==> yarrow: inputs <==
Design ifft_top, start of the top module:
module ifft_top 
     (
         input   wire           clk           ,                 
         input   wire           rst           ,                 
		 input   wire           ifft_enable   ,                 
		 input   wire  [15:0]   in_0_real     ,                 
         input   wire  [15:0]   in_1_real     ,                 
         input   wire  [15:0]   in_2_real     ,                 
         input   wire  [15:0]   in_3_real     ,                 
         input   wire  [15:0]   in_4_real     ,                 
         input   wire  [15:0]   in_5_real     ,                 
         input   wire  [15:0]   in_6_real     ,                 
         input   wire  [15:0]   in_7_real     ,                 
         input   wire  [15:0]   in_8_real     ,                 
         input   wire  [15:0]   in_9_real     ,                 
         input   wire  [15:0]   in_10_real    ,                 
         input   wire  [15:0]   in_11_real    ,                 
		 input   wire  [15:0]   in_0_imag     ,                 
         input   wire  [15:0]   in_1_imag     ,                 
         input   wire  [15:0]   in_2_imag     ,                 
         input   wire  [15:0]   in_3_imag     ,                 
         input   wire  [15:0]   in_4_imag     ,                 
         input   wire  [15:0]   in_5_imag     ,                 
         input   wire  [15:0]   in_6_imag     ,                 
         input   wire  [15:0]   in_7_imag     ,                 
         input   wire  [15:0]   in_8_imag     ,                 
         input   wire  [15:0]   in_9_imag     ,                 
         input   wire  [15:0]   in_10_imag    ,                 
         input   wire  [15:0]   in_11_imag    ,                 
		 output  wire  [15:0]   ifft_out_real ,                 
		 output  wire  [15:0]   ifft_out_imag ,                 
		 output  wire           finish                          
     );
Settings: LEC_CHECK=0, CAP_MARGIN=20, CELL_PAD_IN_SITES_GLOBAL_PLACEMENT=1, CORE_ASPECT_RATIO=1.12, CORE_MARGIN=2, CORE_UTILIZATION=60, CTS_CLUSTER_SIZE=65, GPL_ROUTABILITY_DRIVEN=1, GPL_TIMING_DRIVEN=1, MAX_ROUTING_LAYER=met5, MIN_ROUTING_LAYER=met1, PLACE_DENSITY_LB_ADDON=0.01, SETUP_SLACK_MARGIN=2.65, SLEW_MARGIN=15, TNS_END_PERCENT=100; clock period 9.01 ns.
run.sh (not shown) runs the stock make flow with config.mk's settings and CLKGATE_MAP_FILE=.
==> inputs of violet, as changes to yarrow <==
Settings changed: CELL_PAD_IN_SITES_GLOBAL_PLACEMENT 1 to default, CORE_ASPECT_RATIO 1.12 to default, CORE_UTILIZATION 60 to 40, CTS_CLUSTER_SIZE 65 to default, GPL_ROUTABILITY_DRIVEN 1 to default, GPL_TIMING_DRIVEN 1 to default, MAX_ROUTING_LAYER met5 to default, MIN_ROUTING_LAYER met1 to default, PLACE_DENSITY_LB_ADDON 0.01 to default, SETUP_SLACK_MARGIN 2.65 to 1.77, SLEW_MARGIN 15 to 20, TNS_END_PERCENT 100 to default.
==> flow/constraint.sdc (replaced) <==
create_clock -name core_clock -period 13.5 [get_ports {clk}]
set_input_delay 2.7000 -clock core_clock [delete_from_list [all_inputs] [get_ports {clk}]]
set_output_delay 2.7000 -clock core_clock [all_outputs]
set_load 0.01 [all_outputs]
==> results <==
Against yarrow, the first-iteration DRC count of violet is lower by 10%.
In synthesized cell count, violet and yarrow do not differ.
In violet the critical path depth is higher than in yarrow, by 3.
Against yarrow, the final cell count of violet is higher by 3.8%.
In violet the count of clock-buffer cells in the layout is higher than in yarrow, by 12.
Between violet and yarrow, the lower non-clock buffer count is in violet (gap 466).
In violet the combinational power is smaller than in yarrow, by 34%.
Between yarrow and violet, the lower clock power is in violet (gap 30%, measured against violet).
Between violet and yarrow, the lower worst setup slack is in yarrow (gap 3600 ps).
yarrow finished but failed the layout checks on negative setup slack. violet went through all stages and came out clean.

========
==> 01-03: inputs <==
ifft_top again, from the RTL that the note above started with.
Settings: LEC_CHECK=0, ABC_AREA=0, CAP_MARGIN=25, CELL_PAD_IN_SITES_DETAIL_PLACEMENT=2, CORE_MARGIN=2, CORE_UTILIZATION=20, CTS_CLUSTER_DIAMETER=392, GPL_ROUTABILITY_DRIVEN=1, PLACE_DENSITY_LB_ADDON=0.0, SETUP_SLACK_MARGIN=-1.48, SLEW_MARGIN=20; clock period 20.0 ns.
==> inputs of 03-07, as changes to 01-03 <==
Settings changed: ABC_AREA 0 to not set, CAP_MARGIN 25 to 20, CELL_PAD_IN_SITES_DETAIL_PLACEMENT 2 to not set, CORE_UTILIZATION 20 to 69, CTS_CLUSTER_DIAMETER 392 to not set, CTS_CLUSTER_SIZE set to 24, GPL_ROUTABILITY_DRIVEN 1 to not set, PLACE_DENSITY_LB_ADDON 0.0 to not set, SETUP_SLACK_MARGIN -1.48 to 2.37.
==> flow/constraint.sdc (replaced) <==
create_clock -name core_clock -period 12.9 [get_ports {clk}]
set_input_delay 2.5800 -clock core_clock [delete_from_list [all_inputs] [get_ports {clk}]]
set_output_delay 2.5800 -clock core_clock [all_outputs]
set_load 0.01 [all_outputs]
==> inputs of 09-10, as changes to 01-03 <==
Settings changed: ABC_AREA 0 to not set, CAP_MARGIN 25 to 20, CELL_PAD_IN_SITES_DETAIL_PLACEMENT 2 to not set, CORE_UTILIZATION 20 to 58, CTS_CLUSTER_DIAMETER 392 to not set, GPL_ROUTABILITY_DRIVEN 1 to not set, PLACE_DENSITY_LB_ADDON 0.0 to not set, SETUP_SLACK_MARGIN -1.48 to 1.39.
==> flow/constraint.sdc (replaced) <==
create_clock -name core_clock -period 8.76 [get_ports {clk}]
set_input_delay 1.7520 -clock core_clock [delete_from_list [all_inputs] [get_ports {clk}]]
set_output_delay 1.7520 -clock core_clock [all_outputs]
set_load 0.01 [all_outputs]
==> inputs of 08-24, as changes to 01-03 <==
Settings changed: ABC_AREA 0 to not set, CAP_MARGIN 25 to 20, CELL_PAD_IN_SITES_DETAIL_PLACEMENT 2 to not set, CORE_UTILIZATION 20 to 71, CTS_CLUSTER_DIAMETER 392 to 131, CTS_CLUSTER_SIZE set to 24, GPL_ROUTABILITY_DRIVEN 1 to not set, HOLD_SLACK_MARGIN set to 0.3, PLACE_DENSITY_LB_ADDON 0.0 to not set, SETUP_SLACK_MARGIN -1.48 to 1.89, TNS_END_PERCENT set to 60.
==> flow/constraint.sdc (replaced) <==
create_clock -name core_clock -period 12.9 [get_ports {clk}]
set_input_delay 2.5800 -clock core_clock [delete_from_list [all_inputs] [get_ports {clk}]]
set_output_delay 2.5800 -clock core_clock [all_outputs]
set_load 0.01 [all_outputs]
==> impl_metrics.ini <==
; synthesis and place-and-route metrics
[status]
check.faults = negative setup slack
status = complete, but fails checks

[timing]
setup_viol = 544
fin_ws_ns = -3.70

[global_routing]
gr-usage-met3_pct = 8.07

[setup_path]
max_stage_delay_ns = 0.56
That was 09-10.
==> impl_metrics.ini <==
; synthesis and place-and-route metrics
[clock_tree]
clkLatencyLatePin_ns = 0.72

[status]
status = complete, but fails checks
check.faults = negative setup slack

[setup_path]
path_depth = 42

[timing]
setup_viol = 17
fin_ws_ns = -0.309

[floorplan]
taps = 1500

[global_routing]
grt_usage_pct = 45.1
That was 08-24.
==> impl_metrics.ini <==
; synthesis and place-and-route metrics
[timing]
setup_viol = 0
fin_ws_ns = 1.05

[routing]
dr_wl_met2_um = 198000

[setup_path]
max_stage_delay_ns = 0.81

[status]
status = timing/DRC/antenna clean
That was 01-03.
==> impl_metrics.ini <==
; synthesis and place-and-route metrics
[setup_path]
max_stage_delay_ns = 0.65

[timing]
fin_ws_ns = -0.295
setup_viol = 17

[routing]
dr.max_layer_used = met5

[status]
status = complete, but fails checks
check.faults = negative setup slack

[global_routing]
gr-usage-met3_pct = 11.8

[placed_design]
place_congestion = 1.04
That was 03-07.

========
==> run a <==
Starting RTL as in the previous note.
export LEC_CHECK = 0
export CAP_MARGIN = 35
export CELL_PAD_IN_SITES_GLOBAL_PLACEMENT = 1
export CORE_MARGIN = 7
export CORE_UTILIZATION = 40
export GPL_ROUTABILITY_DRIVEN = 1
export MIN_ROUTING_LAYER = met1
export SETUP_SLACK_MARGIN = 1.86
export SLEW_MARGIN = 20
create_clock -name core_clock -period 10.8 [get_ports {clk}]
==> inputs of run b, as changes to run a <==
Settings changed: CAP_MARGIN 35 to 20, CELL_PAD_IN_SITES_GLOBAL_PLACEMENT 1 to not set, CORE_MARGIN 7 to 2, CORE_UTILIZATION 40 to 58, GPL_ROUTABILITY_DRIVEN 1 to not set, MIN_ROUTING_LAYER met1 to not set, SETUP_SLACK_MARGIN 1.86 to 2.52.
==> flow/constraint.sdc (replaced) <==
create_clock -name core_clock -period 8.72 [get_ports {clk}]
set_input_delay 1.7440 -clock core_clock [delete_from_list [all_inputs] [get_ports {clk}]]
set_output_delay 1.7440 -clock core_clock [all_outputs]
set_load 0.01 [all_outputs]
==> inputs of run c, as changes to run a <==
Settings changed: CAP_MARGIN 35 to 20, CELL_PAD_IN_SITES_GLOBAL_PLACEMENT 1 to not set, CORE_MARGIN 7 to 2, CORE_UTILIZATION 40 to 71, CTS_CLUSTER_SIZE set to 54, GPL_ROUTABILITY_DRIVEN 1 to not set, MAX_ROUTING_LAYER set to met4, MIN_ROUTING_LAYER met1 to not set, SETUP_SLACK_MARGIN 1.86 to -0.51.
==> flow/constraint.sdc (replaced) <==
create_clock -name core_clock -period 7.48 [get_ports {clk}]
set_input_delay 1.4960 -clock core_clock [delete_from_list [all_inputs] [get_ports {clk}]]
set_output_delay 1.4960 -clock core_clock [all_outputs]
set_load 0.01 [all_outputs]
==> results <==
Hold endpoint: run b p2s_imag.r_5[15]; run a p2s_imag.r_8[3]; run c -
Die height: run b 377 µm; run a 463 µm; run c 341 µm
Result of the run: run b failed layout checks; run a failed layout checks; run c did not finish
Stage where the flow stopped: run b -; run a -; run c 5_1_grt
Reasons for failing layout checks: run b setup timing; run a setup timing; run c -
Ant diodes: run b 25; run a 30; run c -
Filler cell count in the final layout: run b 9,852; run a 18,300; run c -
Number of iterations in the first detailed-routing pass: run b 5; run a 7; run c -
Pre-CTS setup slack: run b -4020 ps; run a -2330 ps; run c -4760 ps
Buffers inserted during post-CTS setup optimization: run b 36; run a 72; run c 82
Met2 Wirelength: run b 125 mm; run a 137 mm; run c -
Switching power as a share of total power: run b 0.218; run a 0.216; run c -
P_sw: run b 2.57 mW; run a 2.02 mW; run c -
Launching element of the worst setup path: run b control_unit.current_state[2]; run a control_unit.current_state[1]; run c -
CTS tree: run b yes; run a yes; run c -
Placeable Area: run b 138,000 µm²; run a 200,000 µm²; run c 113,000 µm²
Biggest fanout along the worst timing path: run b 7; run a 4; run c -
Highest metal layer with signal wires: run b met5; run a met5; run c -
Endpoint of the worst-slack reg-to-reg timing path: run b ram_1_imag.mem[3][10]; run a ram_1_imag.mem[3][15]; run c -
Static leakage: run b 45.1 nW; run a 44.9 nW; run c -

========
==> inputs of exp/lagoon <==
Starting RTL as in the previous note.
make LEC_CHECK=0 CAP_MARGIN=20 CELL_PAD_IN_SITES_GLOBAL_PLACEMENT=0 CORE_ASPECT_RATIO=1.12 CORE_MARGIN=2 CORE_UTILIZATION=70 CTS_CLUSTER_SIZE=65 GPL_ROUTABILITY_DRIVEN=1 GPL_TIMING_DRIVEN=1 MAX_ROUTING_LAYER=met5 MIN_ROUTING_LAYER=met1 PLACE_DENSITY_LB_ADDON=0.01 SETUP_SLACK_MARGIN=2.65 SLEW_MARGIN=15 TNS_END_PERCENT=40 finish   # period 9.01 ns
==> exp/harbor (differences from exp/lagoon) <==
- CELL_PAD_IN_SITES_GLOBAL_PLACEMENT: 0 -> unset
- CORE_ASPECT_RATIO: 1.12 -> unset
- CORE_UTILIZATION: 70 -> 44
- CTS_CLUSTER_SIZE: 65 -> unset
- GPL_ROUTABILITY_DRIVEN: 1 -> unset
- GPL_TIMING_DRIVEN: 1 -> unset
- MAX_ROUTING_LAYER: met5 -> unset
- MIN_ROUTING_LAYER: met1 -> unset
- PLACE_DENSITY_LB_ADDON: 0.01 -> unset
- SETUP_SLACK_MARGIN: 2.65 -> unset
- SLEW_MARGIN: 15 -> 20
- TNS_END_PERCENT: 40 -> unset
==> flow/constraint.sdc (replaced) <==
create_clock -name core_clock -period 11.0 [get_ports {clk}]
set_input_delay 2.2000 -clock core_clock [delete_from_list [all_inputs] [get_ports {clk}]]
set_output_delay 2.2000 -clock core_clock [all_outputs]
set_load 0.01 [all_outputs]
==> exp/raven (differences from exp/lagoon) <==
- CORE_UTILIZATION: 70 -> 71
- MAX_ROUTING_LAYER: met5 -> met4
- SETUP_SLACK_MARGIN: 2.65 -> -0.55
==> flow/constraint.sdc (replaced) <==
create_clock -name core_clock -period 7.48 [get_ports {clk}]
set_input_delay 1.4960 -clock core_clock [delete_from_list [all_inputs] [get_ports {clk}]]
set_output_delay 1.4960 -clock core_clock [all_outputs]
set_load 0.01 [all_outputs]
==> qor summary <==
| item | exp/lagoon | exp/harbor | exp/raven |
|---|---|---|---|
| Run status | complete, but fails checks | complete, but fails checks | complete, but fails checks |
| Reasons for failing layout checks | negative setup slack | negative setup slack | negative setup slack |
| Die Y | 363.3 um | 432.3 um | 360.8 um |
| TritonCTS Buffers | 103 | 114 | 106 |
| Post-CTS Setup Inserts | 54 | 94 | 57 |
| Comb gates | 5063 | 5064 | 5063 |
| Maximum vdd ir drop | 0.2270 mV | 0.1891 mV | 0.2452 mV |
| Die Size | 118000 sq um | 186900 sq um | 116400 sq um |
| Final Power | 11.16 mW | 9.149 mW | 13.65 mW |
| M1 wire length | 90.21 mm | 111.3 mm | 92.92 mm |
| DP HPWL | 202.0 mm | 201.3 mm | 205.8 mm |
| Insertion Delay late pin | 0.75 ns | 0.77 ns | 0.77 ns |
| Power Density | 112.4 nW/um^2 | 90.07 nW/um^2 | 136.0 nW/um^2 |
| Power drawn by the clock network | 4.67 mW | 3.90 mW | 5.79 mW |
| Setup WS post-layout | -3.575 ns | -1.506 ns | -5.122 ns |
| Total detailed-routing wirelength | 290.7 mm | 267.1 mm | 316.7 mm |
| Met2 WL | 133.1 mm | 126.4 mm | 137.2 mm |
| Net switching power of the design | 2.544 mW | 2.003 mW | 3.208 mW |
| WP data required | 7.21 ns | 8.80 ns | 5.98 ns |
| Post-layout period usage | 1.397 | 1.137 | 1.685 |
| Share of power burned in registers | 0.535 | 0.532 | 0.528 |
| Met1 global-route usage | 0.5621 | 0.3822 | 0.6000 |
| Worst-Margin Slew | 1.308 ns | 1.142 ns | 1.384 ns |
| Fillcell total | 5411 | 15860 | 4618 |
| Area after DPL | 93510 sq um | 94690 sq um | 94530 sq um |
| Number of global-route vias before repair | 68520 | 61620 | 71200 |
| Number of non-clock buffers in the layout | 1366 | 1397 | 1473 |

========
==> 07-16 <==
ifft_top again, from the RTL that the note above started with.
Settings: LEC_CHECK=0, CAP_MARGIN=20, CELL_PAD_IN_SITES_GLOBAL_PLACEMENT=0, CORE_ASPECT_RATIO=1.12, CORE_MARGIN=2, CORE_UTILIZATION=70, CTS_CLUSTER_SIZE=65, GPL_ROUTABILITY_DRIVEN=1, GPL_TIMING_DRIVEN=1, MAX_ROUTING_LAYER=met5, MIN_ROUTING_LAYER=met1, PLACE_DENSITY_LB_ADDON=0.01, SETUP_SLACK_MARGIN=2.29, SLEW_MARGIN=15, TNS_END_PERCENT=40; clock period 8.02 ns.
==> 01-26: changes against 07-16 <==
--- a/flow/config.mk
+++ b/flow/config.mk
@@ -7,2 +7,3 @@
 export LEC_CHECK = 0
+export ABC_AREA = 1
 export CAP_MARGIN = 20
@@ -11,4 +12,4 @@
 export CORE_MARGIN = 2
-export CORE_UTILIZATION = 70
-export CTS_CLUSTER_SIZE = 65
+export CORE_UTILIZATION = 58
+export CTS_CLUSTER_SIZE = 61
 export GPL_ROUTABILITY_DRIVEN = 1
@@ -17,5 +18,5 @@
 export MIN_ROUTING_LAYER = met1
-export PLACE_DENSITY_LB_ADDON = 0.01
-export SETUP_SLACK_MARGIN = 2.29
+export PLACE_DENSITY = 0.42
+export SETUP_SLACK_MARGIN = 2.65
 export SLEW_MARGIN = 15
-export TNS_END_PERCENT = 40
+export TNS_END_PERCENT = 100
==> flow/constraint.sdc (replaced) <==
create_clock -name core_clock -period 13.4 [get_ports {clk}]
set_input_delay 2.6800 -clock core_clock [delete_from_list [all_inputs] [get_ports {clk}]]
set_output_delay 2.6800 -clock core_clock [all_outputs]
set_load 0.01 [all_outputs]
==> 09-05: changes against 07-16 <==
==> flow/config.mk (replaced) <==
export PLATFORM = sky130hd
export DESIGN_NAME = ifft_top
export DESIGN_NICKNAME = ifft_top
export VERILOG_FILES = /design/flow/design.v
export SDC_FILE = /design/flow/constraint.sdc
export NUM_CORES = 4
export LEC_CHECK = 0
export ABC_AREA = 1
export CAP_MARGIN = 20
export CORE_MARGIN = 2
export CORE_UTILIZATION = 68
export CTS_CLUSTER_DIAMETER = 373
export SLEW_MARGIN = 20
==> flow/constraint.sdc (replaced) <==
create_clock -name core_clock -period 6.77 [get_ports {clk}]
set_input_delay 1.3540 -clock core_clock [delete_from_list [all_inputs] [get_ports {clk}]]
set_output_delay 1.3540 -clock core_clock [all_outputs]
set_load 0.01 [all_outputs]
==> 05-06: changes against 07-16 <==
--- a/flow/config.mk
+++ b/flow/config.mk
@@ -7,5 +7,5 @@
 export LEC_CHECK = 0
-export CAP_MARGIN = 20
+export CAP_MARGIN = 0
 export CELL_PAD_IN_SITES_GLOBAL_PLACEMENT = 0
-export CORE_ASPECT_RATIO = 1.12
+export CORE_ASPECT_RATIO = 0.77
 export CORE_MARGIN = 2
@@ -18,3 +18,3 @@
 export PLACE_DENSITY_LB_ADDON = 0.01
-export SETUP_SLACK_MARGIN = 2.29
+export SETUP_SLACK_MARGIN = 2.65
 export SLEW_MARGIN = 15
==> flow/constraint.sdc (replaced) <==
create_clock -name core_clock -period 9.01 [get_ports {clk}]
set_input_delay 1.8020 -clock core_clock [delete_from_list [all_inputs] [get_ports {clk}]]
set_output_delay 1.8020 -clock core_clock [all_outputs]
set_load 0.01 [all_outputs]
==> reports/notes.md <==
* 1498 — count of inserted tapcells
* setup timing — reasons for failing layout checks
* 10410 — fin cells
* 196.4 mm — half-perimeter wire length of the detailed placement result
* 81 — count of cell types in the netlist
* 78.48 ps — Worst Skew
* -3561 ps — Final Worst Setup Slack
* 80700 µm² — Chip Area, Yosys
* 544 — final setup fails
* 0.0002012 V — peak supply drop
* 10990 µW — final total power
* 6.242 — Via density
* finished with violations — run status
* 70 ps — clock transition at the registers of the reported paths
* 35 — number of antenna diodes
That was 05-06.
==> reports/notes.md <==
* 1612 — count of inserted tapcells
* -4653 ps — Final Worst Setup Slack
* 560 — final setup fails
* setup timing — reasons for failing layout checks
* 85.43 ps — Worst Skew
* 15400 µW — final total power
* finished with violations — run status
* 216.1 mm — half-perimeter wire length of the detailed placement result
* 11840 — fin cells
That was 09-05.
==> reports/notes.md <==
* -4859 ps — Final Worst Setup Slack
* 81 — count of cell types in the netlist
* 70 ps — clock transition at the registers of the reported paths
* 6.573 — Via density
* 53 — number of antenna diodes
* finished with violations — run status
* setup timing — reasons for failing layout checks
* 0.0003513 V — peak supply drop
* 544 — final setup fails
That was 07-16.
==> reports/notes.md <==
* timing/DRC/antenna clean — run status
* 130.8 ps — Worst Skew
* 0 — final setup fails
* 7602 µW — final total power
* 5.781 — Via density
* 762.8 ps — Final Worst Setup Slack
* 82590 µm² — Chip Area, Yosys
* 31 — number of antenna diodes
* 1850 — count of inserted tapcells
* 67 — count of cell types in the netlist
That was 01-26.
Power is estimated from default activity; no workload was simulated.
